==> design/flow/config.mk <==
export PLATFORM = sky130hd
export DESIGN_NAME = ATM_TOP
export DESIGN_NICKNAME = ATM_TOP
export VERILOG_FILES = /design/flow/design.v
export SDC_FILE = /design/flow/constraint.sdc
export NUM_CORES = 4
export LEC_CHECK = 0
export CAP_MARGIN = 20
export CORE_MARGIN = 2
export CORE_UTILIZATION = 66
export SLEW_MARGIN = 20
==> design/flow/run.sh <==
#!/bin/bash
# the make line also repeats each setting of config.mk as NAME=value (left out here)
make -C /OpenROAD-flow-scripts/flow DESIGN_CONFIG=/design/flow/config.mk WORK_HOME=/design/flow/orfs CLKGATE_MAP_FILE= finish
==> design/flow/design.v <==
module timer (
    input wire           clk,
    input wire           rst,
    input wire           start,
    input wire           restart,
    input wire [31:0]    threshold,
    output reg           time_out
);
reg [31:0] counter;
always @(posedge clk or negedge rst) 
begin
    if (!rst) 
    begin
        counter  <= 'b0;
        time_out <= 1'b0;
    end 
    else if (start) 
    begin
        if(!restart)
        begin
            counter <= counter + 'b1;
        end
        else
        begin
            counter <= 'b0;
        end
        if (counter == threshold) 
        begin
            time_out <= 1'b1;
            counter  <= 'd0 ;
        end
        else
        begin
            time_out <= 1'b0;
        end
    end
    else
    begin
        counter <= 'd0;
    end
end
endmodule
module card_handling #(parameter    C_WIDTH   = 6,
                                    P_WIDTH   = 16,
                                    B_WIDTH   = 20,
                                    USERS_NUM = 10)
(
    input wire                  clk,
    input wire                  rst,
    input wire [C_WIDTH-1:0]    card_number,
    input wire                  card_in,
    input wire                  card_out,
    input wire                  operation_done,
    input wire [B_WIDTH-1:0]    updated_balance,
    output reg [P_WIDTH-1:0]    password,
    output reg [B_WIDTH-1:0]    balance,
    output reg                  pass_en     
);
reg [P_WIDTH-1:0] password_rom ;
always @(*)
begin
    case (card_number)
    'd0    : password_rom = 'b0011_0011_0111_0000 ;
    'd1    : password_rom = 'b0011_0101_0000_0110 ;
    'd2    : password_rom = 'b0100_0000_0111_0110 ;
    'd3    : password_rom = 'b0011_0011_0111_0000 ;
    'd4    : password_rom = 'b0101_0010_1001_1000 ;
    'd5    : password_rom = 'b0110_0110_0011_1001 ;
    'd6    : password_rom = 'b0010_0010_1000_0100 ;
    'd7    : password_rom = 'b1001_0001_0010_0101 ;
    'd8    : password_rom = 'b1000_0110_0101_0111 ;
    'd9    : password_rom = 'b0101_0111_1001_0001 ;
    default: password_rom = 'b0 ;
    endcase
end
reg [B_WIDTH*USERS_NUM-1:0] balance_memory ;
reg [B_WIDTH-1:0]           balance_rd ;
localparam [B_WIDTH*USERS_NUM-1:0] BALANCE_INIT = {
    20'd15000 , 20'd40000 , 20'd25000 , 20'd20000 , 20'd4000   ,
    20'd100000, 20'd200000, 20'd10000 , 20'd50000 , 20'd2200   } ;
genvar i ;
generate
for (i = 0 ; i < USERS_NUM ; i = i + 1)
begin : g_balance
    always @(posedge clk or negedge rst) 
    begin
        if (!rst) 
        begin
            balance_memory[i*B_WIDTH +: B_WIDTH] <= BALANCE_INIT[i*B_WIDTH +: B_WIDTH] ;
        end
        else if((card_number == i) && (card_out || operation_done))
        begin
            balance_memory[i*B_WIDTH +: B_WIDTH] <= updated_balance ;
        end
    end
end
endgenerate
integer k ;
always @(*)
begin
    balance_rd = 'b0 ;
    for (k = 0 ; k < USERS_NUM ; k = k + 1)
    begin
        if (card_number == k)
        begin
            balance_rd = balance_memory[k*B_WIDTH +: B_WIDTH] ;
        end
    end
end
always @(posedge clk or negedge rst) 
begin
    if (!rst) 
    begin
        password <= 'b0 ;
        balance  <= 'b0 ;
    end 
    else 
    begin
        if(card_number < USERS_NUM)
        begin
            if(card_in)
            begin
                password <= password_rom ;
                balance  <= balance_rd  ;
            end
        end
        else
        begin
            password <= 'b0 ;
            balance  <= 'b0 ;
        end
    end
end
always @(posedge clk or negedge rst) 
begin
    if(!rst)
    begin
        pass_en <= 1'b0 ;
    end
    else if(card_number < USERS_NUM)
    begin
        pass_en <= card_in ;
    end
    else begin
    end
end
endmodule
module user_interface #(parameter  	P_WIDTH = 16,
                            		B_WIDTH = 20 )
(
    input wire                      clk,
    input wire                      rst,
	input wire                      card_in,
    input wire                      button_0,
    input wire                      button_1,
    input wire                      button_2,
    input wire                      button_3,
    input wire                      button_4,
    input wire                      button_5,
    input wire                      button_6,
    input wire                      button_7,
    input wire                      button_8,
    input wire                      button_9,
    input wire                      enter_button,
    input wire                      cancel_button,
	input wire                      multiple_100_button,
    input wire                      multiple_1000_button,
    input wire                      withdraw_button,
    input wire                      deposit_button,
    input wire                      show_balance,
    input wire                      another_service,
    input wire                      English_button,
    input wire                      Arabic_button,
	output reg     [B_WIDTH-1:0]    entry_value,  
    output reg     [P_WIDTH-1:0]    in_password,  
	output reg     [1:0]            operation,
	output reg     [1:0]	        language
);
reg  [1:0]  count ; 
reg  [3:0]  temp1, temp2, temp3, temp4 ;
reg     [P_WIDTH-1:0]    in_password_temp;
reg     [B_WIDTH-1:0]    entry_value_temp;
reg                 withdraw_hold, withdraw_100_hold, withdraw_1000_hold ;
reg                 withdraw_hold_reg, withdraw_100_hold_reg, withdraw_1000_hold_reg ;
always @(posedge clk or negedge rst) 
begin
	if(!rst)
	begin
		withdraw_hold_reg      <= 1'b0;
		withdraw_100_hold_reg  <= 1'b0;
		withdraw_1000_hold_reg <= 1'b0;
	end
	else
	begin
		withdraw_hold_reg      <= withdraw_hold ;
		withdraw_100_hold_reg  <= withdraw_100_hold ;
		withdraw_1000_hold_reg <= withdraw_1000_hold ;
	end
end
always @(posedge clk or negedge rst) 
begin
	if(!rst)
	begin
		in_password     <= 'b0;
		entry_value  <= 'b0;
	end
	else
	begin
		in_password     <= in_password_temp ;
		entry_value     <= entry_value_temp ;
	end
end
always @(*) 
begin
	if(withdraw_button || deposit_button)
	begin
		entry_value_temp = entry_value ;
		withdraw_hold       = 1'b1; 
		withdraw_100_hold   = 1'b0;
		withdraw_1000_hold  = 1'b0;
	end
	else if(withdraw_hold_reg)
	begin
		entry_value_temp   = entry_value ;
		withdraw_hold      = withdraw_hold_reg ;
		withdraw_100_hold  = withdraw_100_hold_reg ;
		withdraw_1000_hold = withdraw_1000_hold_reg ;
		  if(multiple_100_button)
		begin
			entry_value_temp = entry_value ;
			withdraw_100_hold   = 1'b1;
			withdraw_hold       = 1'b1;
			withdraw_1000_hold  = 1'b0;
		end
		else if(withdraw_100_hold_reg)
		begin
			if(button_1)
			begin
				entry_value_temp = 'd100;
				withdraw_100_hold   = 1'b0;
				withdraw_hold       = 1'b0;
				withdraw_1000_hold  = 1'b0;
			end
			else if(button_2)
			begin
				entry_value_temp = 'd200 ;
				withdraw_100_hold   = 1'b0;
				withdraw_hold       = 1'b0;
				withdraw_1000_hold  = 1'b0;
			end
			else if(button_3)
			begin
				entry_value_temp = 'd300 ;
				withdraw_100_hold   = 1'b0;
				withdraw_hold       = 1'b0;
				withdraw_1000_hold  = 1'b0;
			end
			else if(button_4)
			begin
				entry_value_temp = 'd400 ;
				withdraw_100_hold   = 1'b0;
				withdraw_hold       = 1'b0;
				withdraw_1000_hold  = 1'b0;
			end
			else if(button_5)
			begin
				entry_value_temp      = 'd500 ;
				withdraw_100_hold   = 1'b0;
				withdraw_hold       = 1'b0;
				withdraw_1000_hold  = 1'b0;
			end
			else if(button_6)
			begin
				entry_value_temp      = 'd600 ;
				withdraw_100_hold   = 1'b0;
				withdraw_hold       = 1'b0;
				withdraw_1000_hold  = 1'b0;
			end
			else if(button_7)
			begin
				entry_value_temp      = 'd700 ;
				withdraw_100_hold   = 1'b0;
				withdraw_hold       = 1'b0;
				withdraw_1000_hold  = 1'b0;
			end
			else if(button_8)
			begin
				entry_value_temp      = 'd800 ;
				withdraw_100_hold   = 1'b0;
				withdraw_hold       = 1'b0;
				withdraw_1000_hold  = 1'b0;
			end
			else if(button_9)
			begin
				entry_value_temp      = 'd900 ;
				withdraw_100_hold   = 1'b0;
				withdraw_hold       = 1'b0;
				withdraw_1000_hold  = 1'b0;
			end
			else
			begin
				entry_value_temp = entry_value ;
				withdraw_100_hold   = 1'b1;
				withdraw_hold       = 1'b1;
				withdraw_1000_hold  = 1'b0;
			end
		end
		else if(multiple_1000_button)
		begin
			entry_value_temp = entry_value ;
			withdraw_hold      = 1'b1;
			withdraw_100_hold  = 1'b0;
			withdraw_1000_hold = 1'b1;
		end
		else if(withdraw_1000_hold_reg)
		begin
			if(button_1)
			begin
				entry_value_temp = 'd1000 ;
				withdraw_hold      = 1'b0;
				withdraw_100_hold  = 1'b0;
				withdraw_1000_hold = 1'b0;
			end
			else if(button_2)
			begin
				entry_value_temp = 'd2000 ;
				withdraw_hold      = 1'b0;
				withdraw_100_hold  = 1'b0;
				withdraw_1000_hold = 1'b0;
			end
			else if(button_3)
			begin
				entry_value_temp = 'd3000 ;
				withdraw_hold      = 1'b0;
				withdraw_100_hold  = 1'b0;
				withdraw_1000_hold = 1'b0;
			end
			else if(button_4)
			begin
				entry_value_temp = 'd4000 ;
				withdraw_hold      = 1'b0;
				withdraw_100_hold  = 1'b0;
				withdraw_1000_hold = 1'b0;
			end
			else if(button_5)
			begin
				entry_value_temp = 'd5000 ;
				withdraw_hold      = 1'b0;
				withdraw_100_hold  = 1'b0;
				withdraw_1000_hold = 1'b0;
			end
			else if(button_6)
			begin
				entry_value_temp = 'd6000 ;
				withdraw_hold      = 1'b0;
				withdraw_100_hold  = 1'b0;
				withdraw_1000_hold = 1'b0;
			end
			else if(button_7)
			begin
				entry_value_temp = 'd7000 ;
				withdraw_hold      = 1'b0;
				withdraw_100_hold  = 1'b0;
				withdraw_1000_hold = 1'b0;
			end
			else if(button_8)
			begin
				entry_value_temp = 'd8000 ;
				withdraw_hold      = 1'b0;
				withdraw_100_hold  = 1'b0;
				withdraw_1000_hold = 1'b0;
			end
			else if(button_9)
			begin
				entry_value_temp = 'd9000 ;
				withdraw_hold      = 1'b0;
				withdraw_100_hold  = 1'b0;
				withdraw_1000_hold = 1'b0;
			end
			else
			begin
				entry_value_temp = entry_value ;
				withdraw_hold      = 1'b1;
				withdraw_100_hold  = 1'b0;
				withdraw_1000_hold = 1'b1;
			end
		end 
	end
	else
	begin
		entry_value_temp = entry_value ;
		withdraw_hold      = 1'b0;
		withdraw_100_hold  = 1'b0;
		withdraw_1000_hold = 1'b0;
	end
end
always @(*) 
begin
	if(withdraw_button)
	begin
		operation = 2'b00 ;
	end
	else if(deposit_button)
	begin
		operation = 2'b01 ;
	end
	else if(show_balance)
	begin
		operation = 2'b10 ;
	end
	else
	begin
		operation = 2'b11 ;  
	end
end
always @(posedge clk or negedge rst) 
begin
    if(!rst)
    begin
        count <= 'b0;
		temp1 <= 'd0;
		temp2 <= 'd0;
		temp3 <= 'd0;
		temp4 <= 'd0;
    end
    else if(card_in)
	begin
		count <= 'b0 ;
	end
	else
    begin
        if(button_0)
        begin
		  if(count == 'd0)
		  begin
		   temp1 <= 'd0;
		   count <= count + 1'b1 ;
		  end
		  else if(count == 'd1)
		  begin
		   temp2 <= 'd0;
		   count <= count + 1'b1 ;
		  end
		  else if(count == 'd2)
		  begin
		   temp3 <= 'd0;
		   count <= count + 1'b1 ;
		  end
		  else
		  begin
		   temp4 <= 'd0;
		   count <= 1'b0 ;
		  end
        end
        else if (button_1) 
        begin
		  if(count == 'd0)
		  begin
		   temp1 <= 'd1;
		   count <= count + 1'b1 ;
		  end
		  else if(count == 'd1)
		  begin
		   temp2 <= 'd1;
		   count <= count + 1'b1 ;
		  end
		  else if(count == 'd2)
		  begin
		   temp3 <= 'd1;
		   count <= count + 1'b1 ;
		  end
		  else
		  begin
		   temp4 <= 'd1;
		   count <= 1'b0 ;
		  end
        end
        else if (button_2) 
        begin
		 if(count == 'd0)
		  begin
		   temp1 <= 'd2;
		   count <= count + 1'b1 ;
		  end
		  else if(count == 'd1)
		  begin
		   temp2 <= 'd2;
		   count <= count + 1'b1 ;
		  end
		  else if(count == 'd2)
		  begin
		   temp3 <= 'd2;
		   count <= count + 1'b1 ;
		  end
		  else
		  begin
		   temp4 <= 'd2;
		   count <= 1'b0 ;
		  end
        end
        else if (button_3) 
        begin
		 if(count == 'd0)
		  begin
		   temp1 <= 'd3;
		   count <= count + 1'b1 ;
		  end
		  else if(count == 'd1)
		  begin
		   temp2 <= 'd3;
		   count <= count + 1'b1 ;
		  end
		  else if(count == 'd2)
		  begin
		   temp3 <= 'd3;
		   count <= count + 1'b1 ;
		  end
		  else
		  begin
		   temp4 <= 'd3;
		   count <= 1'b0 ;
		  end
        end
        else if (button_4) 
        begin
		  if(count == 'd0)
		  begin
		   temp1 <= 'd4;
		   count <= count + 1'b1 ;
		  end
		  else if(count == 'd1)
		  begin
		   temp2 <= 'd4;
		   count <= count + 1'b1 ;
		  end
		  else if(count == 'd2)
		  begin
		   temp3 <= 'd4;
		   count <= count + 1'b1 ;
		  end
		  else
		  begin
		   temp4 <= 'd4;
		   count <= 1'b0 ;
		  end
        end
        else if (button_5) 
        begin
           if(count == 'd0)
		  begin
		   temp1 <= 'd5;
		   count <= count + 1'b1 ;
		  end
		  else if(count == 'd1)
		  begin
		   temp2 <= 'd5;
		   count <= count + 1'b1 ;
		  end
		  else if(count == 'd2)
		  begin
		   temp3 <= 'd5;
		   count <= count + 1'b1 ;
		  end
		  else
		  begin
		   temp4 <= 'd5;
		   count <= 1'b0 ;
		  end 
        end
        else if (button_6) 
        begin
		 if(count == 'd0)
		  begin
		   temp1 <= 'd6;
		   count <= count + 1'b1 ;
		  end
		  else if(count == 'd1)
		  begin
		   temp2 <= 'd6;
		   count <= count + 1'b1 ;
		  end
		  else if(count == 'd2)
		  begin
		   temp3 <= 'd6;
		   count <= count + 1'b1 ;
		  end
		  else
		  begin
		   temp4 <= 'd6;
		   count <= 1'b0 ;
		  end 
        end
        else if (button_7) 
        begin
            if(count == 'd0)
		  begin
		   temp1 <= 'd7;
		   count <= count + 1'b1 ;
		  end
		  else if(count == 'd1)
		  begin
		   temp2 <= 'd7;
		   count <= count + 1'b1 ;
		  end
		  else if(count == 'd2)
		  begin
		   temp3 <= 'd7;
		   count <= count + 1'b1 ;
		  end
		  else
		  begin
		   temp4 <= 'd7;
		   count <= 1'b0 ;
		  end 
        end
        else if (button_8) 
        begin
            if(count == 'd0)
		  begin
		   temp1 <= 'd8;
		   count <= count + 1'b1 ;
		  end
		  else if(count == 'd1)
		  begin
		   temp2 <= 'd8;
		   count <= count + 1'b1 ;
		  end
		  else if(count == 'd2)
		  begin
		   temp3 <= 'd8;
		   count <= count + 1'b1 ;
		  end
		  else
		  begin
		   temp4 <= 'd8;
		   count <= 1'b0 ;
		  end 
        end
        else if (button_9) 
        begin
            if(count == 'd0)
		  begin
		   temp1 <= 'd9;
		   count <= count + 1'b1 ;
		  end
		  else if(count == 'd1)
		  begin
		   temp2 <= 'd9;
		   count <= count + 1'b1 ;
		  end
		  else if(count == 'd2)
		  begin
		   temp3 <= 'd9;
		   count <= count + 1'b1 ;
		  end
		  else
		  begin
		   temp4 <= 'd9;
		   count <= 1'b0 ;
		  end 
        end
    end
end
always @(*) begin
    if(enter_button ) 
	begin
		in_password_temp = {temp1, temp2, temp3, temp4} ;
	end
	else
	begin
		in_password_temp = in_password ;
	end
end
always @(*) 
begin
	if(English_button)
	begin
		language = 2'b01;
	end	
	else if(Arabic_button)
	begin
		language = 2'b10;
	end
	else
	begin
		language = 2'b00;   
	end
end
endmodule
module ATM_FSM #(parameter  P_WIDTH = 16,
                            B_WIDTH = 20 )
(
    input wire              clk,
    input wire              rst,
    input wire                       time_out,
    input wire     [P_WIDTH-1:0]     user_password,
    input wire     [B_WIDTH-1:0]     current_balance,
    input wire                       pass_en,
    input wire     [P_WIDTH-1:0]     in_password,
    input wire                       enter_button,
    input wire                       cancel_button,
    input wire                       correction_button,
    input wire                       another_service,
    input wire     [1:0]             language,       
    input wire     [1:0]             operation,      
    input wire     [B_WIDTH-1:0]     actual_deposit_value,
    input wire     [B_WIDTH-1:0]     entry_value,
    output reg     [B_WIDTH-1:0]     updated_balance,
    output reg                       wrong_password,
    output reg                       operation_done,  
    output reg                       error,  
    output reg                       start_timer,  
    output wire                      restart_timer,  
    output reg                       card_out
);
localparam          IDLE             = 4'b0000 ,
                    LANGUAGE         = 4'b0001 ,
                    WRITE_PASS       = 4'b0010 ,
                    CHECK_PASS       = 4'b0011 ,
                    OPERATION        = 4'b0100 ,
                    WRITE_WITHDRAW   = 4'b0101 ,
                    WITHDRAW         = 4'b0110 ,
                    WRITE_DEPOSIT    = 4'b0111 ,
                    DEPOSIT          = 4'b1000 ,
                    BALANCE          = 4'b1001 ;
reg      [3:0]      current_state ,
                    next_state ;
reg      [B_WIDTH-1:0]     updated_balance_comb ;
reg      [1:0]    error_count ;
reg      [1:0]    error_count_reg ;
always @(posedge clk or negedge rst) 
begin
    if(!rst)
    begin
        error_count_reg <= 'b0 ;
    end
    else
    begin
        error_count_reg <= error_count ;
    end
end
reg                        op_done_reg ;
always @(posedge clk or negedge rst) 
begin
    if(!rst)
    begin
        op_done_reg <= 1'b0 ;
    end
    else
    begin
        op_done_reg <= operation_done && ((current_state == WITHDRAW) || (current_state == DEPOSIT)) ;
    end
end
always @(posedge clk or negedge rst) 
begin
    if(!rst)
    begin
        updated_balance <= 'b0 ;
    end
    else
    begin
        if(pass_en)
        begin
            updated_balance <= current_balance ;
        end
        else
        begin
            updated_balance <= updated_balance_comb ;
        end
    end   
end
always @ (posedge clk or negedge rst)
begin
    if(!rst)
    begin
        current_state <= IDLE ;
    end
    else
    begin
        current_state <= next_state ;
    end
end
always @ (*)
begin
    error_count = error_count_reg;
    case (current_state)
    IDLE : begin
        error_count = 'b0;
        if(pass_en)
        begin
            next_state = LANGUAGE ;
        end
        else
        begin
            next_state = IDLE ;
        end
    end
    LANGUAGE : begin
        if(time_out || cancel_button)  
        begin
            next_state = IDLE ;
        end
        else
        begin
            if(language == 2'b01 || language == 2'b10)
            begin
                next_state = WRITE_PASS ;
            end
            else
            begin
                next_state = LANGUAGE ;
            end
        end
    end
    WRITE_PASS : begin
        error_count = error_count_reg;
        if(time_out || cancel_button)
        begin
            next_state = IDLE ;
        end
        else if(enter_button)
        begin
            next_state = CHECK_PASS ;
        end
        else
        begin
            next_state = WRITE_PASS ;
        end
    end
    CHECK_PASS : begin
        if(wrong_password)  
        begin
            if(error_count_reg == 2'b10)
            begin
                error_count = 2'b0;
                next_state = IDLE ;
            end
            else
            begin
                error_count = error_count_reg + 'b1 ;
                next_state = WRITE_PASS ;
            end    
        end
        else
        begin
            error_count = 2'b0;
            next_state = OPERATION ;
        end
    end
    OPERATION : begin
        if(time_out || cancel_button)  
        begin
            next_state = IDLE ;
        end
        else
        begin
            if(operation == 2'b00)
            begin
                next_state = WRITE_WITHDRAW ;
            end
            else if(operation == 2'b01)
            begin
                next_state = WRITE_DEPOSIT ;
            end
            else if(operation == 2'b10)
            begin
                next_state = BALANCE ;
            end
            else
            begin
                next_state = OPERATION ;
            end
        end
    end
    WRITE_WITHDRAW : begin
         error_count = error_count_reg;
        if(time_out || cancel_button)
        begin
            next_state = IDLE ;
        end
        else
        begin
            if(enter_button)
            begin
                next_state = WITHDRAW ;
            end
            else 
            begin
                next_state = WRITE_WITHDRAW ;
            end
        end
    end
    WITHDRAW : begin
        if(operation_done)
        begin
            error_count = 2'b0;
            if(time_out || cancel_button)
            begin
                next_state = IDLE ;
            end
            else
            begin
                if(another_service)
                begin
                    next_state = OPERATION ;
                end
                else
                begin
                    next_state = WITHDRAW ;
                end
            end
        end
        else  
        begin
            if(error_count_reg == 2'b10)
            begin
                error_count = 2'b0;
                next_state = IDLE ;
            end
            else
            begin
                error_count = error_count_reg + 'b1 ;
                next_state = WRITE_WITHDRAW ;
            end
        end
    end
    WRITE_DEPOSIT : begin
         error_count = error_count_reg;
        if(time_out || cancel_button)
        begin
            next_state = IDLE ;
        end
        else
        begin
            if(enter_button)
            begin
                next_state = DEPOSIT ;
            end
            else
            begin
                next_state = WRITE_DEPOSIT ;
            end
        end
    end
    DEPOSIT : begin
        if(operation_done)
        begin
            error_count = 2'b0;
            if(time_out || cancel_button)
            begin
                next_state = IDLE ;
            end
            else
            begin
                if(another_service)
                begin
                    next_state = OPERATION ;
                end
                else
                begin
                    next_state = DEPOSIT ;
                end
            end 
        end
        else  
        begin
            if(error_count_reg == 2'b10)
            begin
                error_count = 2'b0;
                next_state = IDLE ;
            end
            else
            begin
                error_count = error_count_reg + 'b1 ;
                next_state = WRITE_DEPOSIT ;
            end
        end
    end
    BALANCE : begin
        if(time_out || cancel_button)
        begin
            next_state = IDLE ;
        end
        else
        begin
            if(another_service)
            begin
                next_state = OPERATION ;
            end
            else
            begin
                next_state = BALANCE ;
            end
        end
    end
    default : begin
        next_state = IDLE ;
    end
    endcase
end
always @ (*)
begin
    case (current_state)
    IDLE : begin
        wrong_password = 1'b0 ;
        operation_done = 1'b0 ;
        error = 1'b0 ;
        updated_balance_comb = updated_balance ; 
        start_timer = 1'b0 ;
        card_out = 1'b0 ;
    end
    LANGUAGE : begin
        wrong_password = 1'b0 ;
        operation_done = 1'b0 ;
        error = 1'b0 ;
        updated_balance_comb = updated_balance ; 
        start_timer = 1'b1 ;
        if(time_out || cancel_button) 
        begin
            card_out = 1'b1 ;
        end
        else
        begin
            card_out = 1'b0 ;
        end  
    end
    WRITE_PASS : begin
        wrong_password = 1'b0 ;
        operation_done = 1'b0 ;
        error = 1'b0 ;
        updated_balance_comb = updated_balance ; 
        start_timer = 1'b1 ;
        if(time_out || cancel_button) 
        begin
            card_out = 1'b1 ;
        end
        else
        begin
            card_out = 1'b0 ;
        end  
    end
    CHECK_PASS : begin
        operation_done = 1'b0 ;
        updated_balance_comb = updated_balance ; 
        start_timer = 1'b0 ;
        card_out = 1'b0 ;
        if(in_password == user_password)
        begin
            wrong_password = 1'b0 ;
            error = 1'b0 ;
        end
        else
        begin
            wrong_password = 1'b1 ;
            error = 1'b1 ;
        end
    end
    OPERATION : begin
        wrong_password = 1'b0 ;
        operation_done = 1'b0 ;
        error = 1'b0 ;
        updated_balance_comb = updated_balance ;
        start_timer = 1'b1 ;
        if(time_out || cancel_button) 
        begin
            card_out = 1'b1 ;
        end
        else
        begin
            card_out = 1'b0 ;
        end  
    end
    WRITE_WITHDRAW : begin
        wrong_password = 1'b0 ;
        operation_done = 1'b0 ;
        error = 1'b0 ;
        updated_balance_comb = updated_balance ; 
        start_timer = 1'b1 ;
        if(time_out || cancel_button) 
        begin
            card_out = 1'b1 ;
        end
        else
        begin
            card_out = 1'b0 ;
        end  
    end
    WITHDRAW : begin
        wrong_password = 1'b0 ;
        start_timer = 1'b1 ;
        if(!op_done_reg)  
        begin
            if(entry_value > current_balance)
            begin
                error = 1'b1 ;
                updated_balance_comb = updated_balance ;
                operation_done = 1'b0 ;
            end
            else
            begin
                error = 1'b0 ;
                updated_balance_comb = updated_balance - entry_value ;
                operation_done = 1'b1 ;
            end
        end
        else
        begin
            error = 1'b0 ;
            updated_balance_comb = updated_balance ;
            operation_done = 1'b1 ;
        end 
        if(time_out || cancel_button) 
        begin
            card_out = 1'b1 ;
        end
        else
        begin
            card_out = 1'b0 ;
        end  
    end
    WRITE_DEPOSIT : begin
        wrong_password = 1'b0 ;
        operation_done = 1'b0 ;
        error = 1'b0 ;
        updated_balance_comb = updated_balance ; 
        start_timer = 1'b1 ;
        if(time_out || cancel_button) 
        begin
            card_out = 1'b1 ;
        end
        else
        begin
            card_out = 1'b0 ;
        end  
    end
    DEPOSIT : begin
        wrong_password = 1'b0 ;
        start_timer = 1'b1 ;
        if(!op_done_reg)  
        begin
            if(entry_value == actual_deposit_value)
            begin
                error = 1'b0 ;
                updated_balance_comb = updated_balance + actual_deposit_value ;
                operation_done = 1'b1 ;
            end
            else
            begin
                error = 1'b1 ;
                updated_balance_comb = updated_balance ;
                operation_done = 1'b0 ;
            end
        end
        else
        begin
            error = 1'b0 ;
            updated_balance_comb = updated_balance ;
            operation_done = 1'b1 ;
        end
        if(time_out || cancel_button) 
        begin
            card_out = 1'b1 ;
        end
        else
        begin
            card_out = 1'b0 ;
        end   
    end
    BALANCE : begin
        wrong_password = 1'b0 ;
        operation_done = 1'b1 ;
        error = 1'b0 ;
        updated_balance_comb = updated_balance ; 
        start_timer = 1'b1 ;
        if(time_out || cancel_button) 
        begin
            card_out = 1'b1 ;
        end
        else
        begin
            card_out = 1'b0 ;
        end  
    end
    default : begin
        wrong_password = 1'b0 ;
        operation_done = 1'b0 ;
        error = 1'b0 ;
        updated_balance_comb = updated_balance ; 
        start_timer = 1'b0 ;
        card_out = 1'b0 ;
    end
    endcase
end
assign restart_timer = another_service || enter_button || (language == 2'b01) || (language == 2'b10) || (operation == 2'b00) || (operation == 2'b01) || (operation == 2'b10);
endmodule
module ATM_TOP #(parameter  P_WIDTH = 16,
                            B_WIDTH = 20, 
							C_WIDTH = 6)
( 
    input   wire                    clk,
    input   wire                    rst,
	input wire [C_WIDTH-1:0]         card_number,
	input wire                       card_in,
    input wire                      button_0,
    input wire                      button_1,
    input wire                      button_2,
    input wire                      button_3,
    input wire                      button_4,
    input wire                      button_5,
    input wire                      button_6,
    input wire                      button_7,
    input wire                      button_8,
    input wire                      button_9,
    input wire                      enter_button,
    input wire                      cancel_button,
    input wire                      withdraw_button,
    input wire                      deposit_button,
    input wire                      show_balance,
	input wire                      another_service,
    input wire                      English_button,
    input wire                      Arabic_button,
	input wire                      multiple_100_button,
    input wire                      multiple_1000_button,
    input wire     [B_WIDTH-1:0]     actual_deposit_value,
	input wire [31:0]                threshold,
	output wire	                         card_out,
	output wire  [B_WIDTH-1:0]     updated_balance,  
	output wire                    operation_done, 
	output wire                    error,
	output wire                    wrong_password
	);
wire  [B_WIDTH-1:0]         entry_value;
wire  [P_WIDTH-1:0]         password; 
wire  [B_WIDTH-1:0]         balance; 
wire                        pass_en; 
wire  [P_WIDTH-1:0]         in_password ;  
wire  [1:0]                 operation ;  
wire                         time_out ;  
wire                         start_timer ;  
wire                         restart_timer;  
wire     [1:0]               language ;
card_handling U0_card_handling (
    .clk(clk),
    .rst(rst),
    .card_number(card_number),
    .card_in(card_in),
	.card_out(card_out),
	.updated_balance(updated_balance),
    .password(password),
    .balance(balance),
	.operation_done(operation_done),
    .pass_en(pass_en)
);
user_interface U0_user_interface (
    .clk(clk),
    .rst(rst),
    .button_0(button_0),
	.button_1(button_1),
	.button_2(button_2),
	.button_3(button_3),
	.button_4(button_4),
	.button_5(button_5),
	.button_6(button_6),
	.button_7(button_7),
	.button_8(button_8),
	.button_9(button_9),
    .card_in(card_in),
	.multiple_100_button(multiple_100_button),
	.multiple_1000_button(multiple_1000_button),
    .enter_button(enter_button),
    .cancel_button(cancel_button),
    .withdraw_button(withdraw_button),
    .deposit_button(deposit_button),
	.show_balance(show_balance),
	.another_service(another_service),
	.English_button(English_button),
	.Arabic_button(Arabic_button),
	.entry_value(entry_value),
	.in_password(in_password),
	.operation(operation),
	.language(language)
);
timer U0_timer (
    .clk(clk),
    .rst(rst),
	.restart(restart_timer),
    .start(start_timer),
    .threshold(threshold),
    .time_out(time_out)
);
ATM_FSM U0_ATM_FSM (
    .clk(clk),
    .rst(rst),
    .time_out(time_out),
    .user_password(password),
    .current_balance(balance),
    .pass_en(pass_en),
	.card_out(card_out),
    .in_password(in_password),
    .enter_button(enter_button),
	.cancel_button(cancel_button),
	.correction_button(1'b0),
	.another_service(another_service),
	.language(language),
	.operation(operation),
	.entry_value(entry_value),
	.actual_deposit_value(actual_deposit_value),
	.updated_balance(updated_balance),
	.wrong_password(wrong_password),
	.operation_done(operation_done),
	.error(error),
	.start_timer(start_timer),
	.restart_timer(restart_timer)
);
endmodule
==> design/flow/constraint.sdc <==
create_clock -name core_clock -period 4.14 [get_ports {clk}]
set_input_delay 0.8280 -clock core_clock [delete_from_list [all_inputs] [get_ports {clk}]]
set_output_delay 0.8280 -clock core_clock [all_outputs]
set_load 0.01 [all_outputs]
==> results.txt, run 1 <==
Implementation results. The run finished with no timing, DRC or antenna violations. Clock skew on the completed layout was measured at 28.77 ps. Per the GRT congestion report, total overflow comes to 0.

As logged by OpenROAD, the buffers inserted on ports number 104. Number of DRC markers in iteration 0 landed at 1,166. Adder-cell share of the synthesized area landed at 0.03036. Count of standard-cell rows landed at 61. Antenna diode instance count landed at 0. TritonCTS built the clock tree. Per the synthesis report, the number of distinct cell types is 70. Combinational group power landed at 0.00146 W. The most common cell in the synthesized netlist is dfrtp_1. Via density per instance landed at 6.219.

Sink count of the clock tree landed at 351. The most critical setup path has its endpoint at operation_done. The via count of the first global-routing pass was 14,020.

Area fraction in and, or, nand and nor cells after synthesis landed at 0.1167. The warning tally printed by Yosys for this design is 4. Measured in cells, the most critical reg-to-reg path has a length of 14. The share of synthesized area in the top cell type comes to 0.4003. Shortest period the worst path allows landed at 3906 ps. Netlist area before placement landed at 18,380 sq um. After layout, the design draws a total of 0.008785 W. Part of the total power dissipated in sequential elements landed at 0.445. By area the synthesized netlist is led by dfrtp_1 (40%), mux2_2 (14%), dfstp_2 (8.1%), nor2_1 (3.2%), o21ai_0 (3.1%).

Per the run summary, max-cap violations total 0. The most critical min-delay path falls under input port to async pin. Area of the core region landed at 27,630 sq um. The highest supply drop recorded on VDD is 0.0004282 V. The synthesis report names the predominant flop master as dfrtp_1. The critical path's slowest stage uses the library cell or4_1. Fmax landed at 256.0 MHz. The first TritonRoute pass finished after 6 iterations. Leakage dissipation landed at 9.575 nW. Buffer-and-inverter tally for the worst setup path landed at 4. For this run, the post-layout net count is 1,981.

Maximum fanout count along the critical path landed at 4. Among cell families on the critical path, the largest total delay comes from buffers and inverters. Per report_power, the top consumer among the power groups is sequential cells. The most critical hold endpoint after final layout shows a slack of 259.9 ps. The count of nets left with antenna violations once routing finished came out at 0. The die is 170.9 um tall. Number of synthesized flops with an enable pin landed at 0. Total power density per cell area landed at 409.2 nW/um^2. Critical path required time landed at 3310 ps. The share of total power dissipated in combinational logic is 0.166. Reg2reg setup slack landed at 290 ps. At the end of routability-driven placement, the weighted congestion stood at 0.9149. In the Yosys report the total cell count is 1,748. In the final report, the number of endpoints failing setup comes to 0. Delay of the slowest critical-path stage landed at 550 ps.

Per the synthesis report, the XOR/XNOR share of the synthesized area is 0.05242. Post-synthesis chip area from yosys landed at 18,380 sq um. Number of clock buffers inserted by TritonCTS landed at 38. According to the timing report, the critical path is launched from actual_deposit_value[18]. Arrival time reported for the critical path endpoint landed at 3080 ps. Half-perimeter wire length of the detailed placement result landed at 32.79 mm. Max-slew violation count landed at 0. Synthesized area divided by synthesized cell count landed at 10.51 sq um. STA classifies the critical path endpoint as a primary output. The worst register-to-register path ends at U0_ATM_FSM.updated_balance[19]. Width of the chip landed at 170.9 um.

Normalized max-slew margin landed at 0.3693. Count of unresolved DRC violations after routing landed at 0. Post-synth net total landed at 1,873.

Maximum number of pins on one net before global-route repair landed at 102. Overall die area landed at 29,200 sq um. The signal on the critical path passes through clkdlybuf4s50_1, or4_1, nor4_2, buf_4, a41oi_2, a21oi_2, nand2_1, inv_1, dlygate4sd2_1. Total global-route track usage landed at 0.3213. The area taken by sequential standard cells is reported as 8855 sq um.

The synthesized design spends more area on one cell type than any other, namely dfrtp_1. Synthesized instance count landed at 1,748. Largest buffer count on any clock path landed at 3. The synthesis stat section lists a flop and latch total of 351. Among the non-sequential cells, multiplexers take the most area. Proportion of synthesized chip area in sequential cells landed at 0.4818. Hold-check failures listed in the final report amount to 0. The power report puts the net switching power at 0.002417 W.

OpenROAD warning count landed at 38. The portion of synthesized area spent on multiplexers is 0.1531. Number of antenna violations at the first check in global routing landed at 0.

Depth of the critical timing path with buffers and inverters included landed at 9. Relative to the synthesized area, the layout overhead comes to 16.81%. The first global-routing pass estimated 74.21 mm of wire. As reported, the later end of the worst-skew pair has a clock insertion delay of 550 ps. The pin closest to its max-slew limit shows a slew of 942.6 ps.

Cell internal power dissipation landed at 0.006368 W. In this run, power in the clock network comes to 0.00341 W. Per the detail_route report, routed wire per instance is 20.41 um. The final route contains 14,080 vias. Maximum level of the CTS H-tree landed at 2.

The synthesis run shows the most used standard cells to be dfrtp_1 (294), mux2_2 (231), nor2_1 (157). Setup repair after global routing left no endpoint under its margin. Floorplan core density landed at 0.6652. 105 I/O pins were placed. The area taken by multi-input combinational cells is reported as 8920 sq um. STA classifies the critical path startpoint as an input port. Switching share of power landed at 0.2751.

Buffers inserted during post-CTS setup optimization landed at 0. After filler insertion, the fill cell instance count of the layout stands at 1,845. The cell sitting at the root of the clock tree is a clkbuf_16. In this run, power in flip-flops and latches comes to 0.00391 W. In this run, the synthesized area fraction spent on AND-OR/OR-AND gates is recorded as 0.1295.

For this run, asynchronously set or reset flops after synthesis account for 1.000. STA lists the startpoint of the worst register-to-register path as U0_user_interface.entry_value[3]. The critical path is of the input port to primary output type.

Total detailed-routing wirelength landed at 46.22 mm. Clock transition at the registers of the reported paths landed at 60 ps. The share of total power dissipated in the clock network is 0.388. Post-route period utilization is reported as 0.9435.
## area by class of cell
type | count | share of cell area
multi-input combinational | 1234 | 0.4155
inverter | 52 | 0.009091
tap | 378 | 0.02203
sequential | 351 | 0.4124
clock buffer | 59 | 0.05356
timing repair buffer | 179 | 0.08118
clock inverter | 11 | 0.006236
## per-layer routing
metal  part of all wire  track usage  vias to the layer above
li1                   -            -                     6487
met3              0.042      0.03909                       92
met2               0.49       0.5425                      386
met5                  0            0                        -
met1               0.44       0.4347                     7114
met4              0.030       0.1076                        0
## timing repair
action,4_1_cts,5_1_grt
hold buffers,0,0
endpoints found under the setup margin,2,2
pin swaps,1,0
resized,6,4
gates cloned,0,0
## per-stage QoR
step           setup WS [ps]  instances  cell area (sq um)  utilization  setup TNS (ps)
5_1_grt                40.34       2264              21470       0.7771               0
2_1_floorplan          365.3       1748              18380            -               0
4_1_cts                122.7       2264              21450       0.7765               0
3_3_place_gp          -64.64       2194              20140       0.7289          -64.64
6_report               233.9       2264              21470       0.7771               0
3_5_place_dp          -85.43       2194              20140       0.7289          -85.43
==> inputs of run 2 (changes only) <==
CELL_PAD_IN_SITES_DETAIL_PLACEMENT = 1   (was unset)
CELL_PAD_IN_SITES_GLOBAL_PLACEMENT = 3   (was unset)
CORE_UTILIZATION = 28   (was 66)
GPL_TIMING_DRIVEN = 0   (was unset)
MAX_ROUTING_LAYER = met5   (was unset)
PLACE_DENSITY_LB_ADDON = 0.08   (was unset)
SETUP_SLACK_MARGIN = -0.0   (was unset)
clock period = 7.33 ns   (was 4.14 ns; I/O delays follow)
==> run 2 against run 1 <==
Die area grew 130%. Largest power group is now clock. Clock skew shrank 13 ps. Sequential power shrank 44%. Via count shrank 2.2%. Count of clock-buffer cells in the layout grew 13. Clock power shrank 35%. Combinational power shrank about 40%. Cell count grew 23%. Critical path depth shrank 1. Sequential share of layout area shrank 1.1 points. Power shrank 40%.
==> results.txt, run 2 <==
Implementation results. For this block, wires on met1 add up to 29.32 mm. Per the synth log, the flip-flop and latch total comes to 351. Antenna diode instance count landed at 0. The cell family contributing the most delay on the critical path is simple AND/OR/NAND/NOR gates. Across the whole layout, storage elements account for 8855 sq um. Maximum level of the CTS H-tree landed at 2. 105 I/O pins were placed. Remaining antenna violation count landed at 0.

Buffers inserted during post-CTS setup optimization landed at 0. Mux share of post-synthesis cell area landed at 0.1531. Derived from the worst setup path, the maximum achievable clock frequency is 162.1 MHz.

OpenROAD warning count landed at 34. The report lists the number of cells resized after CTS as 0. Post-synth net total landed at 1,873. At the end of the flow the core is filled with cells to 0.3411.

The commonest cells after synthesis are dfrtp_1 (294), mux2_2 (231), nor2_1 (157). The power report attributes to the sequential group a share of 0.413. Post-synth the commonest register cell is dfrtp_1. Clock group total power landed at 0.00223 W. In this run the critical register-to-register path is captured at U0_ATM_FSM.updated_balance[19].

Detailed placement ended at an HPWL of 47.03 mm. In the routed layout, each cell is associated on average with a via count of 4.929. The critical path is of the input port to primary output type. Depth of the critical timing path with buffers and inverters included landed at 8. TritonCTS built the clock tree. Power drawn by the sequential cells landed at 0.00219 W. In this run, synthesis inferred 0 flip-flops with an integrated enable. For this run, the register share of the synthesized area comes to 0.4818. The slew check shows that the tightest pin keeps a relative margin of 0.2806.

Area share of the leading cell type in the synthesized netlist landed at 0.4003. Total negative slack for setup checks landed at 0 ps. Reg2reg setup slack landed at 2830 ps. The worst setup path is launched from an input port. Post-synthesis chip area from yosys landed at 18,380 sq um. Setup repair after global routing left no endpoint under its margin. Area growth from synthesis to final layout landed at 20.06%. For the worst setup path, the data arrival time is 4700 ps.

The script reports the combined buffer and inverter count of the critical path as 3. In the global route stage, overall resource usage came out at 0.1826. The final timing report lists a hold violation count of 0.

Total power density per cell area landed at 239.9 nW/um^2. Area of the multi-input gates landed at 8879 sq um. In the finished design, the share of the clock period the worst path needs comes to 0.8417. Count of standard-cell rows landed at 93.

Combinational cell fraction of total power landed at 0.166. The timing report shows the most common cell along the critical path to be clkdlybuf4s50_1. Of all cell types, the one taking the most synthesized area is dfrtp_1. After synthesis, the share of flip-flops with an asynchronous set or reset is 1.000. Count of nets after finishing landed at 2,025. After filler insertion, the fill cell instance count of the layout stands at 7,322. The clock net in this run drives a total of 351 sinks.

Traced cell by cell, the critical path runs through clkdlybuf4s50_1, or4_1, nor4_1, a41oi_1, a21oi_1, nand2_1, inv_1, clkdlybuf4s50_1. Mean routed wirelength per cell landed at 21.90 um. The required time at the worst endpoint is listed as 5860 ps. The number of antenna violations at the first check in global routing came to 0.

For this design, the slowest cell found on the critical path is clkdlybuf4s50_1. According to the floorplan report, the die height is 260.2 um. Total detailed-routing wirelength landed at 61.15 mm. IR analysis of the VDD net gives a maximum drop of 0.0001472 V.

STA lists the startpoint of the worst register-to-register path as U0_ATM_FSM.current_state[1]. Overall die area landed at 67,710 sq um. Largest buffer count on any clock path landed at 3.

CTS placed an instance of clkbuf_16 at the clock tree root. Setup slack on the critical path of the routed design comes to 1161 ps. Area fraction in and, or, nand and nor cells after synthesis landed at 0.1167.

STA shows the worst min-delay path finishing at U0_user_interface.in_password[1]. Number of failing setup endpoints in the final timing report landed at 0. At the placement stage, the worst setup path has a slack of 1126 ps. Clock transition at the registers of the reported paths landed at 60 ps.

STA classifies the critical path endpoint as a primary output. Area of the core region landed at 64,700 sq um. The placement report lists the number of port buffers as 100.

The cell-mix breakdown from Yosys lists the compound-gate area share as 0.1295. Final RePlAce weighted congestion landed at 0.7779. Cell internal power dissipation landed at 0.003798 W. The violation tally recorded at the end of detailed-routing iteration 0 is 688. By area the synthesized netlist is led by dfrtp_1 (40%), mux2_2 (14%), dfstp_2 (8.1%), nor2_1 (3.2%), o21ai_0 (3.1%).

Via count of the first global-routing pass landed at 14,960. For reference, the critical path is captured by operation_done. Number of cells on the worst hold path landed at 1. Shortest period the worst path allows landed at 6169 ps.

Maximum fanout count along the critical path landed at 5. In this run the maximum-capacitance check reported violations numbering 0. The highest layer touched by signal routing is met4.

Delay of the slowest critical-path stage landed at 560 ps. Xor/xnor cell area share of the yosys netlist landed at 0.05242. The skew report gives the latency at the later pin of the worst-skew pair as 570 ps. Entering global routing, the biggest net connects 97 pins. Number of cells on the worst reg-to-reg path landed at 13.

The first global-routing pass estimated 94.56 mm of wire. Switching power as a fraction of the total was reported as 0.2827. Cts-stage hold buffer count landed at 0.

Buffers inserted during clock tree synthesis total 45. Power consumption landed at 0.005295 W. Wire segments on met3 add up to 1.573 mm in the final route. In the post-synthesis netlist, the cell with the most instances is dfrtp_1. Total number of vias landed at 13,760.

The die is 260.2 um wide. In this run the worst hold path is classified as flip-flop to flip-flop. Summed over all nets, the switching power comes to 0.001497 W. The power report attributes to the clock group a share of 0.421. Met2 wirelength from detailed routing landed at 28.70 mm. The synthesis run identifies the leading combinational cell family as multiplexers.

The final report gives the standard cell area, fillers excluded, as 22,070 sq um. Synthesized instance count landed at 1,748. In the routed design, unresolved DRC markers number 0. Per the GRT congestion report, total overflow comes to 0. In this run the most critical hold path is launched from U0_user_interface.temp4[1]. Number of warning messages in the yosys log landed at 4. Combinational group power landed at 0.000878 W. Worst clock skew landed at 15.55 ps. In the final report, the number of pins over their slew limit comes to 0. The run finished with no timing, DRC or antenna violations. Transition time of the tightest slew-check pin landed at 1071 ps. Total placed instance area landed at 20,580 sq um. Adder-cell share of the synthesized area landed at 0.03036. The floorplan step records an initial core utilization of 0.2841. The first detailed-routing pass ran for 4 iterations. Number of distinct library cell variants in the gate-level netlist after synthesis landed at 70.

Synthesized area divided by synthesized cell count landed at 10.51 sq um. Per the OpenROAD power report, leakage power amounts to 9.519 nW. The synthesized netlist was found by Yosys to have 1,748 cells.

The cell area that synthesis handed to floorplanning was 18,380 sq um. Tracing the worst setup path back leads to its startpoint at actual_deposit_value[18]. Per report_power, the top consumer among the power groups is clock.
-- run 2: per-layer routing --
layer  vias to the layer above  track usage
met2                       142       0.3022
met1                      6955       0.2511
met3                        75      0.02096
li1                       6591            -
met5                         -            0
met4                         0      0.05206
-- run 2: stage by stage --
| stage | hold WS (ps) | instances |
|---|---|---|
| after floorplan | 449.8 | 1748 |
| after global placement | 466.1 | 2703 |
| after detailed placement | 487.1 | 2707 |
| after CTS | 493.0 | 2791 |
| after global routing | 514.4 | 2792 |
| final | 494.7 | 2792 |
-- run 2: final cells by class --
class                   instances  area share
flip-flops and latches        351      0.4013
well taps                     855     0.04848
clock buffers                  72     0.06163
clock inverters                12    0.005386
plain buffers                 111     0.02126
multi-input cells            1234      0.4023
repair buffers                105     0.05080
inverters                      52    0.008845
==> inputs of run 3 (changes only) <==
ABC_AREA = 1   (was unset)
CELL_PAD_IN_SITES_DETAIL_PLACEMENT = unset   (was 1)
CELL_PAD_IN_SITES_GLOBAL_PLACEMENT = unset   (was 3)
CORE_UTILIZATION = 72   (was 28)
CTS_CLUSTER_DIAMETER = 384   (was unset)
CTS_CLUSTER_SIZE = 88   (was unset)
GPL_TIMING_DRIVEN = unset   (was 0)
MAX_ROUTING_LAYER = unset   (was met5)
PLACE_DENSITY = 0.4   (was unset)
PLACE_DENSITY_LB_ADDON = unset   (was 0.08)
SETUP_SLACK_MARGIN = unset   (was -0.0)
clock period = 2.14 ns   (was 7.33 ns; I/O delays follow)
==> run 3 against run 2 <==
Area after synthesis rose by 6.7%. Die area decreased by 58%. The flow now stops in clock tree synthesis. Synthesized cell count is 50% higher.
==> results.txt, run 3 <==
Implementation results. Xor/xnor cell area share of the yosys netlist landed at 0.02547. The main area contributors are dfrtp_1 (38%), nand2_1 (17%), nand3_1 (8.2%), dfstp_2 (7.6%), nor2_1 (4.0%). Per the detailed placement report, the placed cell area equals 23,530 sq um. After legalization and detailed placement, the total HPWL measured 45.45 mm. Among all flip-flop cells after synthesis, the most frequent one is dfrtp_1. Post-synth net total landed at 2,741.

Pre-CTS worst setup slack landed at -1168 ps. Number of cells in Yosys stat landed at 2,616. The area recorded from the Yosys report for this design is 19,600 sq um. Number of buffer cells added on primary ports landed at 104. The synthesis stats list as the most numerous cell nand2_1. After floorplanning, the die was sized to cover 28,560 sq um. The area fraction of the largest cell type after synthesis is 0.3753.

The post-synth register bit count is 351. Per the synthesis report, the adder-cell share of the synthesized area is 0.02847. According to the floorplan log, the row count is 60. After its last routability iteration, the placer logged a weighted congestion of 0.9921.

By count the netlist is led by nand2_1 (868), nand3_1 (323), dfrtp_1 (294). After synthesis, the share of flip-flops with an asynchronous set or reset is 1.000. Measured against the total synthesized area, the mux share comes to 0.

Number of placed instances, taps included landed at 3,266. Width of the chip landed at 169 um. In the floorplan report the effective utilization is 0.7294. Synthesized instance count landed at 2,616. The run stopped with a tool error.

Of all cell types, the one taking the most synthesized area is dfrtp_1. I/O pin total landed at 105. The first error in the log reads "[ERROR DPL-0033] detailed placement checks failed during check placement". Of the total synthesized cell area, the portion taken by AND-OR and OR-AND cells is 0.09108. A synthesized cell averages 7.493 sq um. The mapped netlist covers 19,600 sq um. Of the synthesized area, sequential elements account for 0.4517. Area fraction in and, or, nand and nor cells after synthesis landed at 0.3302. Number of synthesized flops with an enable pin landed at 0. Floorplan die height landed at 169 um. In the synthesized netlist, the dominant kind of combinational cell is simple AND/OR/NAND/NOR gates. In the Yosys stats the netlist draws on 57 distinct library cells. The flow stopped in clock tree synthesis. Number of warning messages in the yosys log landed at 4. The core region is 26,880 sq um.
[run 3: metrics by stage]
| step | power [W] | TNS, ps | hold slack (ps) |
|---|---|---|---|
| after floorplan | 0.009928 | -6472 | 132.4 |
| after global placement | 0.01187 | -148750 | 373.3 |
| after detailed placement | 0.01208 | -174690 | 367.8 |
==> inputs of run 4 (changes only) <==
CAP_MARGIN = 10   (was 20)
CTS_CLUSTER_DIAMETER = unset   (was 384)
CTS_CLUSTER_SIZE = 75   (was 88)
GPL_ROUTABILITY_DRIVEN = 1   (was unset)
MAX_ROUTING_LAYER = met5   (was unset)
MIN_ROUTING_LAYER = met1   (was unset)
PLACE_DENSITY = 0.67   (was 0.4)
SETUP_SLACK_MARGIN = 0.57   (was unset)
clock period = 3.11 ns   (was 2.14 ns; I/O delays follow)
==> run 4 against run 3 <==
The run fails in global routing. Area after synthesis is the same. Synthesized cell count unchanged. Die area unchanged.
==> results.txt, run 4 <==
Implementation results. The flow did not finish. It got as far as global routing and failed there. The tool reported: "[ERROR GRT-0232] Routing congestion too high. Check the congestion heatmap in the GUI". The cell-mix breakdown from Yosys lists the adder-cell area share as 0.02847. Netlist area before placement landed at 19,600 sq um.

OpenSTA, run right after detailed placement, puts the worst setup slack at -154.2 ps. Sorting the Yosys area breakdown by cell type puts at the top dfrtp_1. Number of buffer cells added on primary ports landed at 104. Synthesized instance count landed at 2,616. The clock passes through at most 3 buffers.

Per the OpenROAD floorplan log, the area of the die is 28,560 sq um. Area fraction in and, or, nand and nor cells after synthesis landed at 0.3302. Number of warning messages in the yosys log landed at 4.

Post-synth net total landed at 2,741. Number of distinct library cell variants in the gate-level netlist after synthesis landed at 57. At the end of routability-driven placement, the weighted congestion stood at 0.9884. Number of synthesized flops with an enable pin landed at 0. Sink count of the clock tree landed at 351. Area share of the leading cell type in the synthesized netlist landed at 0.3753. Number of clock buffers inserted by TritonCTS landed at 37. Each instance of the synthesized netlist takes up on average 7.493 sq um. Yosys reported a register bit count of 351. The most used flip-flop cell after synthesis is dfrtp_1. Floorplan core density landed at 0.7294.

Proportion of synthesized chip area in sequential cells landed at 0.4517. The tree is rooted in a clkbuf_16. The HPWL after detailed placement is 41.12 mm.

Count of standard-cell rows landed at 60. Post-synthesis chip area from yosys landed at 19,600 sq um. Mux share of post-synthesis cell area landed at 0.

Width of the chip landed at 169 um. The synthesized netlist was found by Yosys to have 2,616 cells. Share of synthesized cell area in and-or and or-and compound cells landed at 0.09108. For this run the aggregate overflow at the end of global routing stands at 918. Pin placement for this block handled 105 I/O pins.

Maximum level of the CTS H-tree landed at 2. Yosys attributes the largest share of cell area to dfrtp_1 (38%), nand2_1 (17%), nand3_1 (8.2%), dfstp_2 (7.6%), nor2_1 (4.0%). Share of async-settable or async-resettable flops after synthesis landed at 1.000.

Among all cell types in the netlist, the one instantiated most often is nand2_1. Among the non-sequential cells, simple AND/OR/NAND/NOR gates take the most area. According to the floorplan report, the placeable core area is 26,880 sq um. Floorplan die height landed at 169 um. After detailed placement, the total cell area comes to 21,700 sq um. After synthesis, the most frequently instantiated cells are nand2_1 (868), nand3_1 (323), dfrtp_1 (294).

The global routing report lists combined usage of all routing layers as 0.9558. Per the synthesis report, the XOR/XNOR share of the synthesized area is 0.02547.
[run 4: per-layer routing]
| metal | GRT overflow | track usage |
|---|---|---|
| met1 | 61 | 0.9173 |
| met2 | 470 | 1.067 |
| met3 | 61 | 0.8508 |
| met4 | 308 | 1.041 |
| met5 | 18 | 0.6765 |
[run 4: through the flow]
step | std cells | total power (W) | util | hold slack [ps]
after CTS | 3200 | 0.01372 | 0.9220 | 158.4
after detailed placement | 3059 | 0.008003 | 0.8073 | 450.8
after global placement | 3059 | 0.007882 | 0.8073 | 445.6
after floorplan | 2616 | 0.006803 | - | 326.4
[run 4: what timing repair did]
action	4_1_cts
setup buffers	49
gates resized	238
endpoints found under the setup margin	240
pin swaps	71
cloned	24
hold buffers	0
==> inputs of run 5 (changes only) <==
CAP_MARGIN = 20   (was 10)
CORE_UTILIZATION = 70   (was 72)
CTS_CLUSTER_DIAMETER = 212   (was unset)
CTS_CLUSTER_SIZE = unset   (was 75)
GPL_ROUTABILITY_DRIVEN = unset   (was 1)
MAX_ROUTING_LAYER = unset   (was met5)
MIN_ROUTING_LAYER = unset   (was met1)
PLACE_DENSITY = unset   (was 0.67)
SETUP_SLACK_MARGIN = 0.26   (was 0.57)
clock period = 2.97 ns   (was 3.11 ns; I/O delays follow)
==> run 5 against run 4 <==
The flow again stops in global routing. Die area grew 2.8%. Area after synthesis unchanged. Synthesized cell count is the same.
==> results.txt, run 5 <==
Implementation results. The flow did not finish. Progress stopped at global routing. The first error in the log reads "[ERROR DPL-0038] Utilization greater than 100%, impossible to legalize". Share of async-settable or async-resettable flops after synthesis landed at 1.000. I/O pin total landed at 105.

Per the CTS log, the maximum H-tree level is 2. Number of clock buffers inserted by TritonCTS landed at 38. Floorplan die height landed at 171.3 um.

The cell-mix breakdown from Yosys lists the simple-gate area share as 0.3302. Of the total synthesized cell area, the portion taken by XOR and XNOR cells is 0.02547. The number of nets handed over by synthesis was 2,741. Of the post-synthesis cell area, the part taken by muxes is 0. Synthesized instance count landed at 2,616. Yosys mapped a number of flops with a built-in enable equal to 0. Proportion of synthesized chip area in sequential cells landed at 0.4517. Per the gpl log, the routability congestion estimate is 0.9756. Total of flip-flops plus latches after synthesis landed at 351. Synthesis instantiated 57 different standard cells from the library. For reference, the top cells by count after synthesis are nand2_1 (868), nand3_1 (323), dfrtp_1 (294). Floorplan core density landed at 0.7075. Sink count of the clock tree landed at 351.

In the synthesized netlist, the dominant kind of combinational cell is simple AND/OR/NAND/NOR gates. Count of standard-cell rows landed at 61. According to the dpl log, the detail-placed design has an HPWL of 40.80 mm. Largest buffer count on any clock path landed at 3. The synthesized netlist was found by Yosys to have 2,616 cells. Post-synthesis chip area from yosys landed at 19,600 sq um. Overall die area landed at 29,360 sq um. After detailed placement, the design holds a cell count of 3,143.

After synthesis, the cell types taking the most area are dfrtp_1 (38%), nand2_1 (17%), nand3_1 (8.2%), dfstp_2 (7.6%), nor2_1 (4.0%). The cell-mix breakdown from Yosys lists the adder-cell area share as 0.02847. The mapped netlist covers 19,600 sq um. Synthesized area divided by synthesized cell count landed at 7.493 sq um. Number of warning messages in the yosys log landed at 4.

Among all flip-flop cells after synthesis, the most frequent one is dfrtp_1. Area share of the leading cell type in the synthesized netlist landed at 0.3753. Share of synthesized cell area in and-or and or-and compound cells landed at 0.09108. Number of buffer cells added on primary ports landed at 104. By instance count, the leading cell after synthesis is nand2_1.

The core region is 27,710 sq um. Sorting the Yosys area breakdown by cell type puts at the top dfrtp_1. The root buffer cell chosen for the clock tree is clkbuf_16. The die is 171.3 um wide.
## run 5: per-stage QoR
step	setup TNS, ps	worst slack (ps)	instance area (sq um)
2_1_floorplan	0	28.18	19650
3_3_place_gp	-2789	-263.6	22130
3_5_place_dp	-5334	-323.6	22130
4_1_cts	-3071	-375.7	25220
## run 5: repair_timing
item                       in CTS
hold buffers                    0
resized                       202
pin swaps                      57
gates cloned                   24
buffers inserted               49
setup endpoints to repair      41
==> inputs of run 6 (changes only) <==
CAP_MARGIN = 5   (was 20)
CORE_UTILIZATION = 67   (was 70)
CTS_CLUSTER_DIAMETER = unset   (was 212)
SETUP_SLACK_MARGIN = 1.08   (was 0.26)
clock period = 3.7 ns   (was 2.97 ns; I/O delays follow)
==> run 6 against run 5 <==
Now clean on timing, DRC and antenna. Die area up 4.4%. Synthesized cell count unchanged. Area after synthesis unchanged.
==> results.txt, run 6 <==
Implementation results. Share of async-settable or async-resettable flops after synthesis landed at 1.000. Number of buffer cells added on primary ports landed at 104. Of the total power, the clock network draws 0.349. Maximum number of pins on one net before global-route repair landed at 91. Sink count of the clock tree landed at 351. Pre-CTS worst setup slack landed at 185.4 ps. TritonCTS built the clock tree.

Delay of the slowest critical-path stage landed at 400 ps. Global route total overflow landed at 0. Number of cells on the worst reg-to-reg path landed at 24. After layout, the setup clock skew is reported as 26.56 ps.

Area fraction in and, or, nand and nor cells after synthesis landed at 0.3302. The number of nets in the synthesized netlist is 2,741. The run reported a max-capacitance violation count of 0. Critical path required time landed at 4110 ps. Number of cells in Yosys stat landed at 2,616.

The routed design shows a via density per instance of 6.466. Number of clock buffers inserted by TritonCTS landed at 38. Count of unresolved DRC violations after routing landed at 0. The power report attributes to the combinational group a share of 0.276. The group that draws the most power in this run is sequential cells. Number of placed instances, taps included landed at 3,032. STA classifies the critical path endpoint as a flip-flop. Among the non-sequential cells, simple AND/OR/NAND/NOR gates take the most area. Max-slew violation count landed at 0.

Insertion delay at the late pin of the worst-skew pair landed at 550 ps. In this run, the synthesized area fraction spent on adder and majority cells is recorded as 0.02847. Buffer-and-inverter tally for the worst setup path landed at 5. Part of the total power dissipated in sequential elements landed at 0.375. Number of warning messages in the yosys log landed at 4. Power drawn by the sequential cells landed at 0.00447 W. Number of distinct library cell variants in the gate-level netlist after synthesis landed at 57.

Area growth from synthesis to final layout landed at 26.15%. Power spent charging and discharging nets landed at 0.003866 W. Measured along the y axis, the die boundary spans 175.1 um. Total of flip-flops plus latches after synthesis landed at 351. Transition time of the tightest slew-check pin landed at 788.0 ps.

In this run the standard cell core region covers 28,780 sq um. dfrtp_1 takes more of the synthesized area than any other cell. The internal power of the cells totals 0.008052 W. Derived from the worst setup path, the maximum achievable clock frequency is 288.5 MHz.

Grouping stages by cell kind, the critical path spends the most delay in simple AND/OR/NAND/NOR gates. Remaining antenna violation count landed at 0. Area share of the leading cell type in the synthesized netlist landed at 0.3753. The first global-routing pass estimated 98.08 mm of wire.

The launch point of the critical path was reported as U0_user_interface.entry_value[2]. The area recorded from the Yosys report for this design is 19,600 sq um. The worst register-to-register path ends at U0_ATM_FSM.updated_balance[15].

Share of synthesized cell area in and-or and or-and compound cells landed at 0.09108. Leakage dissipation landed at 11.92 nW. Power attributed to the clock group is 0.00415 W. The worst setup path is launched from a flip-flop. The launch point of the worst register-to-register path is recorded as U0_user_interface.entry_value[2]. Per STA, the endpoint of the critical path is U0_ATM_FSM.updated_balance[15].

Arrival time reported for the critical path endpoint landed at 3880 ps. Floorplan core density landed at 0.6811. The run finished with no timing, DRC or antenna violations. According to the report, the first pass of detailed routing completed in 7 iterations. Switching share of power landed at 0.3244. I/O pin total landed at 105. By count the netlist is led by nand2_1 (868), nand3_1 (323), dfrtp_1 (294).

The STA report counts the stages on the worst setup path as 24. Half-perimeter wire length of the detailed placement result landed at 38.64 mm. Setup slack on the worst reg-to-reg path comes out at 230 ps. Setup slack on the critical path of the routed design comes to 233.7 ps. Setup repair after global routing could not meet its margin everywhere. The tightest min-delay check is of the input port to async pin type.

Looking at the clock tree report, the root buffer type is clkbuf_16. The via count of the first global-routing pass is 19,080. Each instance of the synthesized netlist takes up on average 7.493 sq um. Normalized max-slew margin landed at 0.4691. Per the timing report, the biggest fanout along the worst path comes to 6. Per the finish-stage timing summary, setup violations number 0. Post-synth the commonest register cell is dfrtp_1. Across all stage logs, warnings added up to 39. Post-route period utilization is reported as 0.9368. Overall routing resource usage recorded by global route was 0.4020.

Antenna diode instance count landed at 0. Total negative slack for setup checks landed at 0 ps. Width of the chip landed at 175.1 um. CTS reports a maximum clock tree buffer depth of 3. Sorting the synthesis cell report by count puts at the top nand2_1. Total detailed-routing wirelength landed at 70.56 mm. Number of antenna violations at the first check in global routing landed at 0. Final RePlAce weighted congestion landed at 0.9144. Synthesized instance count landed at 2,616. Final cell count without fillers landed at 3,208. Count of nets after finishing landed at 2,920. Sorting the synthesized cells by area gives the leading types as dfrtp_1 (38%), nand2_1 (17%), nand3_1 (8.2%), dfstp_2 (7.6%), nor2_1 (4.0%). Combinational group power landed at 0.00329 W. The report lists the power per cell area as 481.9 nW/um^2. Xor/xnor cell area share of the yosys netlist landed at 0.02547.

Netlist area before placement landed at 19,600 sq um. In this run the core area contains 62 standard-cell rows. The clock H-tree reported by CTS has 2 levels. Of the synthesized area, sequential elements account for 0.4517. Hold-check failures listed in the final report amount to 0. Shortest period the worst path allows landed at 3466 ps. Mean routed wirelength per cell landed at 22.00 um.

After filler insertion, the fill cell instance count of the layout stands at 1,602. Mux share of post-synthesis cell area landed at 0. Per the detail_route report, the via count comes to 20,740.

Per the power-grid run, VDD falls by no more than 0.0003846 V. After clock tree synthesis, the clock-pin slew on the worst setup and hold paths is 60 ps. The largest individual stage delay along the critical path comes from the cell dfrtp_1. The worst setup path is of the flip-flop to flip-flop kind. Per the OpenROAD floorplan log, the area of the die is 30,640 sq um.

Counting flops with a built-in enable in the synthesized netlist gives 0. In this run the critical path is formed by inv_2, ha_4, inv_2, nor2_4, inv_2, nor2_2, inv_1, nor2_1, inv_1, nor2_2, nand2_1, nor2_2, a21oi_1, o31ai_2, ha_4, a21oi_1, o21ai_1, a21oi_1, nand2_1, nand3_1, nand2_1, or2_2, nand3_1, nand3_1. For this block, the initial DRC count from the detailed router was 3,372.
[run 6: per-layer routing]
| layer | vias up | routed length [um] | track usage |
|---|---|---|---|
| met5 | - | 0 | 0 |
| met4 | 0 | 5050 | 0.1747 |
| met3 | 516 | 9690 | 0.08203 |
| met2 | 1649 | 31280 | 0.6466 |
| met1 | 9696 | 24540 | 0.5325 |
| li1 | 8881 | - | - |
[run 6: layout make-up]
| cell class | count | area, sq um | share of cell area |
|---|---|---|---|
| inverter | 178 | 680.7 | 0.02752 |
| timing repair buffer | 278 | 3034 | 0.1227 |
| tap | 384 | 480.5 | 0.01943 |
| multi-input combinational | 1947 | 10300 | 0.4165 |
| sequential | 351 | 8880 | 0.3591 |
| clock buffer | 58 | 1107 | 0.04478 |
| clock inverter | 11 | 241.5 | 0.009765 |
| timing repair inverter | 1 | 5.005 | 0.0002024 |
[run 6: timing repair]
item	in CTS	in global routing
endpoints found under the setup margin	208	271
hold buffers	0	0
pin swaps	24	62
gates resized	93	200
gates cloned	4	26
buffers inserted	31	46
[run 6: metrics by stage]
step / hold WS, ps / total power (W) / area, sq um / utilization
after floorplan: 434.2 / 0.005706 / 19670 / -
after global placement: 445.5 / 0.006435 / 21120 / 0.7340
after CTS: 242.0 / 0.01078 / 23070 / 0.8017
after global routing: 247.2 / 0.01223 / 24730 / 0.8592
final: 177.4 / 0.01192 / 24730 / 0.8592
after detailed placement: 451.5 / 0.006504 / 21120 / 0.7340
Power figures rest on the tool's default switching activity, not on a simulated workload.
